Setup of run 1:
Design reciprocal_float, start of the top module:
module reciprocal_float(
    input clk, rst,
    input start,
    input [31:0] x,
    output [31:0] out,
    output done, zero_flag
);
For scale: roughly 1,500 cells after synthesis, about 69 I/O pins.
make LEC_CHECK=0 ABC_AREA=1 CAP_MARGIN=20 CORE_ASPECT_RATIO=1.38 CORE_MARGIN=2 CORE_UTILIZATION=72 CTS_CLUSTER_DIAMETER=371 CTS_CLUSTER_SIZE=100 SETUP_SLACK_MARGIN=-0.42 SLEW_MARGIN=20 finish   # period 4.17 ns
run.sh (not shown) runs the stock make flow with config.mk's settings and CLKGATE_MAP_FILE=.
Completing all stages was not enough for run 1: its layout failed the final checks because of setup timing.
Modified inputs, run 2 compared to run 1
- ABC_AREA: 1 -> unset
- CTS_CLUSTER_SIZE: 100 -> unset
- SETUP_SLACK_MARGIN: -0.42 -> unset
- CTS_CLUSTER_DIAMETER: 371 -> unset
- CORE_ASPECT_RATIO: 1.38 -> unset
- CORE_UTILIZATION: 72 -> 40
- the clock period (ns, I/O delays scaled along): 4.17 -> 11.0
Findings:
Taking run 1 over run 2, the count of plain and timing-repair buffers in the layout ratio works out to 1.2.
Power (run 1 / run 2): 2.9
Run 1 reports its slowest stage cell on the critical path as dfrtp_2 while run 2 reports mux4_1.
In the flow results for run 1 and run 2, the sequential share of cell area is larger on run 2.
From run 1 to run 2 the numbers moved as follows: number of cells on the critical path shrank by 7, met2 demand-to-capacity share in global routing shrank by 30 points, power dissipated by switching net loads fell 740 uW, final worst-path setup slack up 4.76 ns.
Layout checks on run 1: not met. Flow itself completed; violations: setup timing.
Run 2 finished every stage and its layout cleared the timing, design-rule and antenna checks.

## amber
reciprocal_float again, from the RTL that the note above started with.
clock: 1.96 ns
lec_check: 0
abc_area: 1
cap_margin: 20
core_aspect_ratio: 1.45
core_margin: 2
core_utilization: 72
cts_cluster_diameter: 363
cts_cluster_size: 10
place_density: 0.42
setup_slack_margin: 0.58
slew_margin: 35
amber: DPL-0038 in detailed placement -> run aborted
#### Input delta (pepper over amber)
-- flow/config.mk --
<<< amber, line 10
export CORE_ASPECT_RATIO = 1.45
>>> pepper, line 10
export CORE_ASPECT_RATIO = 1.31
<<< amber, line 13
export CTS_CLUSTER_DIAMETER = 363
export CTS_CLUSTER_SIZE = 10
export PLACE_DENSITY = 0.42
export SETUP_SLACK_MARGIN = 0.58
export SLEW_MARGIN = 35
>>> pepper, line 13
export CTS_CLUSTER_SIZE = 98
export SLEW_MARGIN = 20
==> flow/constraint.sdc <==
create_clock -name core_clock -period 4.64 [get_ports {clk}]
set_input_delay 0.9280 -clock core_clock [delete_from_list [all_inputs] [get_ports {clk}]]
set_output_delay 0.9280 -clock core_clock [all_outputs]
set_load 0.01 [all_outputs]
Findings:
pepper has completed all stages; timing, DRC and antenna checks passed. For amber, the flow was terminated by a tool error in detailed placement and produced no final design. Relative to amber, the number of rows created at floorplan of pepper is lower by 3. Changes observed in pepper relative to amber: final weighted congestion in routability-driven placement dropped about 2.3%; die area ~0 delta; overall die width now larger.
Relative to pepper, the following input files were edited for zinc:
-- flow/config.mk --
<<< pepper, line 8
export ABC_AREA = 1
>>> zinc, line 8
<<< pepper, line 10
export CORE_ASPECT_RATIO = 1.31
>>> zinc, line 9
<<< pepper, line 12
export CORE_UTILIZATION = 72
export CTS_CLUSTER_SIZE = 98
>>> zinc, line 10
export CORE_UTILIZATION = 15
==> flow/constraint.sdc <==
create_clock -name core_clock -period 6.48 [get_ports {clk}]
set_input_delay 1.2960 -clock core_clock [delete_from_list [all_inputs] [get_ports {clk}]]
set_output_delay 1.2960 -clock core_clock [all_outputs]
set_load 0.01 [all_outputs]
==> results <==
DP.Cordic_core.DP.Z_Reg.parOut[25] as the critical path capture point was reported by pepper, and DP.Cordic_core.DP.Y_Reg.parOut[25] by zinc. For zinc, the worst-path cell with the longest stage delay was sky130_fd_sc_hd__or4_1, unlike pepper, where it was sky130_fd_sc_hd__dfrtp_1. The last weighted congestion value of the routability-driven placer reported for zinc is smaller than that of pepper by about 13%. Post-layout total power: zinc vs pepper down 37%. From pepper to zinc the numbers moved as follows: port buffer count has remained practically unchanged, clock-pin slew reported for the worst setup and hold paths after clock tree synthesis has remained practically unchanged.

reciprocal_float again, from the RTL that the note above started with.
make LEC_CHECK=0 ABC_AREA=1 CAP_MARGIN=20 CORE_MARGIN=2 CORE_UTILIZATION=65 CTS_CLUSTER_DIAMETER=356 CTS_CLUSTER_SIZE=98 PLACE_DENSITY=0.4 SETUP_SLACK_MARGIN=1.71 SLEW_MARGIN=20 TNS_END_PERCENT=5 finish   # period 6.16 ns
The first run finished with timing, DRC and antenna clean.
Rerun with:
--- a/flow/config.mk
+++ b/flow/config.mk
@@ -10,3 +10,3 @@
 export CORE_MARGIN = 2
-export CORE_UTILIZATION = 65
+export CORE_UTILIZATION = 66
 export CTS_CLUSTER_DIAMETER = 356
@@ -14,3 +14,3 @@
 export PLACE_DENSITY = 0.4
-export SETUP_SLACK_MARGIN = 1.71
+export SETUP_SLACK_MARGIN = -0.61
 export SLEW_MARGIN = 20
After rerunning:
- The new run ran to the end with no violations
- area after synthesis is unchanged
- global-route usage rises by 2.5 points
- cell count came out lower by 1.1%
- count of clock-buffer cells in the layout is higher by 1
Rerun with:
--- a/flow/config.mk
+++ b/flow/config.mk
@@ -10,8 +10,3 @@
 export CORE_MARGIN = 2
-export CORE_UTILIZATION = 66
-export CTS_CLUSTER_DIAMETER = 356
-export CTS_CLUSTER_SIZE = 98
-export PLACE_DENSITY = 0.4
-export SETUP_SLACK_MARGIN = -0.61
+export CORE_UTILIZATION = 72
 export SLEW_MARGIN = 20
-export TNS_END_PERCENT = 5
==> flow/constraint.sdc (replaced) <==
create_clock -name core_clock -period 6.54 [get_ports {clk}]
set_input_delay 1.3080 -clock core_clock [delete_from_list [all_inputs] [get_ports {clk}]]
set_output_delay 1.3080 -clock core_clock [all_outputs]
set_load 0.01 [all_outputs]
Design area stays flat; via count grows by 4.1%; combinational power shrinks by about 5%; area after synthesis does not change; synthesized cell count is unchanged; wire length is about the same; total power shrinks by 7.1%; global-route usage grows by 2.9 points.

reciprocal_float again, from the RTL that the note above started with.
clock: 9.21 ns
lec_check: 0
abc_area: 1
cap_margin: 0
core_aspect_ratio: 0.73
core_margin: 2
core_utilization: 72
cts_cluster_diameter: 214
hold_slack_margin: -0.04
max_routing_layer: met5
place_density: 0.37
slew_margin: 20
tns_end_percent: 35
Change:
- CORE_ASPECT_RATIO: 0.73 -> 1.35
- CTS_CLUSTER_DIAMETER: 214 -> 59
- HOLD_SLACK_MARGIN: -0.04 -> unset
- PLACE_DENSITY: 0.37 -> 0.65
- SETUP_SLACK_MARGIN: unset -> -0.4
- clock period: 9.21 -> 4.02 ns (I/O delays scaled with it)
With this change the flow reached the layout checks and failed them: setup timing.
Via count grows by 6.8%.
First-iteration DRC count increases by 1.0%.
Routed wire length came out higher by 13%.
Worst setup slack gets worse by 4.3 ns.
Final area increases by 7.4%.

Setup of main:
Starting RTL as in the previous note.
## reciprocal_float
module reciprocal_float(
    input clk, rst,
    input start,
    input [31:0] x,
    output [31:0] out,
    output done, zero_flag
);
    wire loadE, loadM, loadS;
    wire selE, start_cordic;
    wire done_cordic, zero_input;
    reciprocal_float_DP DP (
        .clk(clk),
        .rst(rst),
        .x(x),
        .loadE(loadE),
        .loadM(loadM),
        .loadS(loadS),
        .selE(selE),
        .start_cordic(start_cordic),
        .out(out),
        .done_cordic(done_cordic),
        .zero_flag(zero_input)
    );
    reciprocal_float_CU CU (
        .clk(clk),
        .rst(rst),
        .start(start),
        .done_cordic(done_cordic),
        .zero_input(zero_input),
        .loadE(loadE),
        .loadM(loadM),
        .loadS(loadS),
        .selE(selE),
        .start_cordic(start_cordic),
        .done(done),
        .zero_flag(zero_flag)
    );
endmodule
make LEC_CHECK=0 ABC_AREA=1 CAP_MARGIN=0 CORE_ASPECT_RATIO=0.91 CORE_MARGIN=2 CORE_UTILIZATION=72 CTS_CLUSTER_DIAMETER=214 HOLD_SLACK_MARGIN=0.05 MAX_ROUTING_LAYER=met5 PLACE_DENSITY=0.37 SLEW_MARGIN=20 TNS_END_PERCENT=35 finish   # period 9.21 ns
The flow did not stop early for main: all stages ran, and the layout cleared the timing, design-rule and antenna checks.
Setup changes, main to the feature branch
==> flow/config.mk <==
export PLATFORM = sky130hd
export DESIGN_NAME = reciprocal_float
export DESIGN_NICKNAME = reciprocal_float
export VERILOG_FILES = /design/flow/design.v
export SDC_FILE = /design/flow/constraint.sdc
export NUM_CORES = 4
export LEC_CHECK = 0
export ABC_AREA = 1
export CAP_MARGIN = 20
export CORE_MARGIN = 2
export CORE_UTILIZATION = 72
export CTS_CLUSTER_SIZE = 10
export SETUP_SLACK_MARGIN = 1.59
export SLEW_MARGIN = 20
==> flow/constraint.sdc <==
create_clock -name core_clock -period 6.54 [get_ports {clk}]
set_input_delay 1.3080 -clock core_clock [delete_from_list [all_inputs] [get_ports {clk}]]
set_output_delay 1.3080 -clock core_clock [all_outputs]
set_load 0.01 [all_outputs]
==> comparison <==
The feature branch against main: count of cell types in the netlist barely changed, power consumed by combinational cells climbed about 45%, clock network fraction of total power dropped 1.0 points, sequential share of layout area barely changed.
The feature branch: final design area excluding fillers higher than main
The x dimension of the die in the feature branch sits 4.5% below the value recorded for main.
| global-route wire length before repair | the feature branch vs main | 1.8 mm higher |
The feature branch and main ended up with roughly the same clock insertion delay at the later pin of the skew report.
Looking at setup slack after layout, the feature branch sits 1670 ps below main.

v16:
reciprocal_float again, from the RTL that the note above started with.
Settings: LEC_CHECK=0, CAP_MARGIN=20, CORE_ASPECT_RATIO=0.73, CORE_MARGIN=2, CORE_UTILIZATION=61, MAX_ROUTING_LAYER=met5, PLACE_DENSITY=0.65, SETUP_SLACK_MARGIN=0.13, SLEW_MARGIN=20, TNS_END_PERCENT=35; clock period 5.26 ns.
v16: complete, dirty (negative setup slack)
Here is what was changed in the inputs of v10 compared with v16.
-- flow/config.mk --
<<< v16, line 9
export CORE_ASPECT_RATIO = 0.73
>>> v10, line 9
<<< v16, line 11
export CORE_UTILIZATION = 61
export MAX_ROUTING_LAYER = met5
export PLACE_DENSITY = 0.65
export SETUP_SLACK_MARGIN = 0.13
>>> v10, line 10
export CORE_UTILIZATION = 65
<<< v16, line 16
export TNS_END_PERCENT = 35
>>> v10, line 12
==> flow/constraint.sdc <==
create_clock -name core_clock -period 5.14 [get_ports {clk}]
set_input_delay 1.0280 -clock core_clock [delete_from_list [all_inputs] [get_ports {clk}]]
set_output_delay 1.0280 -clock core_clock [all_outputs]
set_load 0.01 [all_outputs]
### Flow results
- | v10 | all stages done | FAIL | negative setup slack |
- The via count reported for v10 is higher than the one for v16.
- Length of routed wiring on met1 of v10 falls short of that of v16 by a little under 10%.
- Of v16 and v10, the lower sequential share of layout area belongs to v10.
## Diff of input files: v53 against v10
-- flow/config.mk --
<<< v10, line 10
export CORE_UTILIZATION = 65
>>> v53, line 10
export CORE_UTILIZATION = 72
export CTS_CLUSTER_DIAMETER = 358
export CTS_CLUSTER_SIZE = 32
export PLACE_DENSITY = 0.66
### Flow results
Comparing v53 against v10, there is no change at all in synthesized-area fraction occupied by xor and xnor cells.
v53 did not make it past global routing, where a tool error ended it.
[compare] base=v10 new=v53: die area down 9.4%; number of rows in the core area went down.
Here is what was changed in the inputs of v54 compared with v53.
-- flow/config.mk --
<<< v53, line 10
export CORE_UTILIZATION = 72
export CTS_CLUSTER_DIAMETER = 358
export CTS_CLUSTER_SIZE = 32
export PLACE_DENSITY = 0.66
>>> v54, line 10
export CORE_UTILIZATION = 44
==> flow/constraint.sdc <==
create_clock -name core_clock -period 6.16 [get_ports {clk}]
set_input_delay 1.2320 -clock core_clock [delete_from_list [all_inputs] [get_ports {clk}]]
set_output_delay 1.2320 -clock core_clock [all_outputs]
set_load 0.01 [all_outputs]
## What came out
Of v54 and v53, it is v54 that has the lower post-placement cell area.
Both conditions hold for v54: the flow ran to the end and the final layout passed the timing, design-rule and antenna checks.
Weighted congestion at the end of routability-driven global placement, v53 and v54: lower on v54
As far as number of I/O pins goes, v53 and v54 are indistinguishable; the numbers are identical.
| area inside the core boundary | v54 vs v53 | 63% higher |
The lower floorplan row count came out of v53.
Post-synthesis mux area share across v53 and v54: no real change.
NOTE placed wire-length estimate after detailed placement v53->v54 decreased by more than 10%
Summary of v54 over v53: number of buffers created by CTS neither gained nor lost much, yosys stat chip area neither gained nor lost much, placed instance count climbed 26, die boundary height now sits higher.

## north
reciprocal_float again, from the RTL that the note above started with.
clock: 1.96 ns
lec_check: 0
abc_area: 1
cap_margin: 35
core_aspect_ratio: 1.45
core_margin: 2
core_utilization: 72
cts_cluster_diameter: 363
cts_cluster_size: 10
hold_slack_margin: 0.3
place_density: 0.42
setup_slack_margin: 0.58
slew_margin: 35
The flow ended early for north: it failed with a tool error in 3_5_place_dp.
> inputs changed (north -> south)
Settings: clearing PLACE_DENSITY, which used to be 0.42; clearing CTS_CLUSTER_DIAMETER, which used to be 363; clearing SETUP_SLACK_MARGIN, which used to be 0.58; swapping 72 for 39 in CORE_UTILIZATION; clearing CTS_CLUSTER_SIZE, which used to be 10; swapping 35 for 20 in SLEW_MARGIN; clearing CORE_ASPECT_RATIO, which used to be 1.45; clearing HOLD_SLACK_MARGIN, which used to be 0.3; swapping 35 for 20 in CAP_MARGIN; clearing ABC_AREA, which used to be 1; swapping 1.96 for 11.9 in the clock period (ns, I/O delays scaled along).
### Flow results
south has completed all stages; timing, DRC and antenna checks passed. Taking south as 1.0, north lands at 1.2 on weighted congestion reported at the end of routability-driven placement. Comparing south and north, the lower synthesized instance count is on south. south: core region area is about 80% higher than what north reported. south vs. north: cell count in the Yosys report now smaller, number of nets in the synthesized netlist now smaller, aoi/oai-family share of the synthesized area now larger, adder-cell share of the synthesized area now larger. Compared with north, in south average instance area after synthesis went up by 2.1 µm², fraction of synthesized cell area in xor and xnor cells went up by 1.7 points, total standard cell area after synthesis went down by 2.7%, chip area estimate from yosys synthesis went down by 2.7%.
[inputs] east vs south
Settings: CORE_UTILIZATION now 65, was 39; the clock period (ns, I/O delays scaled along) now 5.16, was 11.9.
east: flow complete, layout not clean; failing: negative setup slack
Delta (east minus south): power per cell area now larger, clock buffer count in the final layout now larger.
Looking at slowest cell on the critical path, the or4_4 result is from east; the mux4_1 one comes from south.
Final cell count without fillers (higher): south

job 268:
reciprocal_float again, from the RTL that the note above started with.
clock: 11.0 ns
lec_check: 0
abc_area: 1
cap_margin: 20
core_aspect_ratio: 0.5
core_margin: 6
core_utilization: 50
cts_cluster_diameter: 254
cts_cluster_size: 100
setup_slack_margin: 2.17
slew_margin: 20
tns_end_percent: 35
Looking at the reports, job 268 completed the entire flow and the layout it produced met the timing, design-rule and antenna checks.
--- input diff job 268..job 7431 ---
Settings: a change of CORE_UTILIZATION from 50 to 40; a deleted SETUP_SLACK_MARGIN that had been 2.17; a deleted ABC_AREA that had been 1.
### Flow results
Taking job 268 as the reference, in job 7431 power went down, arrival time of data at the critical path endpoint went up, sequential cell area fraction in the yosys report went up, instance count on the critical path went down.
Wire length of the first global-routing pass (job 7431 over job 268): decrease, 3.8 mm
The last element of the critical path comes out DP.Cordic_core.DP.Z_Reg.parOut[23] in one run and DP.Cordic_core.DP.Y_Reg.parOut[25] in the other, namely in job 268 and job 7431 respectively.
mux4_1 as the cell with the biggest individual delay on the critical path was reported by job 7431, and dfrtp_1 by job 268.
On area of all placed cells without fillers, the lower figure sits with job 7431, not job 268.
Setup changes, job 7431 to job 3024
Settings: removing TNS_END_PERCENT (formerly 35); changing CORE_MARGIN from 6 to 2; removing CORE_ASPECT_RATIO (formerly 0.5); removing CTS_CLUSTER_SIZE (formerly 100); removing CTS_CLUSTER_DIAMETER (formerly 254); changing the clock period (ns, I/O delays scaled along) from 11.0 to 3.62.
--- outcome ---
Layout checks on job 3024: not met. Flow itself completed; violations: negative setup slack. Taking job 7431 over job 3024, the number of core rows ratio works out to 0.69. Taking job 7431 as the reference point, the post-CTS resize count of job 3024 rises by 157. Leakage component of the power, job 3024 and job 7431: lower on job 7431. [job 3024] tightest slew margin relative to the limit rose 21 points relative to job 7431. The measured slew at the worst slew-check pin of job 3024 is lower than that of job 7431. Clock-buffer cell count ended up 1 lower on job 3024 than on job 7431. [compare] base=job 7431 new=job 3024: sequential power increased by about 200% relative to the old numbers, combinational share of power increased by 11 points relative to the old numbers.
For job 7837, these inputs were changed with respect to job 3024:
Settings: swapping 40 for 59 in CORE_UTILIZATION; putting SETUP_SLACK_MARGIN at 2.31 where nothing was set; swapping 3.62 for 8.01 in the clock period (ns, I/O delays scaled along).
==> results <==
- Job 7837 finished every stage and its layout cleared the timing, design-rule and antenna checks.
- [compare] base=job 3024 new=job 7837: portion of total power attributed to sequential cells +5.4 points; fraction of power spent switching nets -0.68 points; fill cell total of the finished layout -542; setup TNS +37.90 ns.
- In job 7837 the tap cell instance count turned out 97 lower than in job 3024.
- Number of cells on the critical path ends up higher on job 7837.
- Compared with job 3024, job 7837 shows post-cts repair resize count lower by 150.
- Job 7837 ended up with a higher detailed-routed wire length on met3 than job 3024 did.
- In the flow results for job 3024 and job 7837, the power is smaller on job 7837.
Power is estimated from default activity; no workload was simulated.
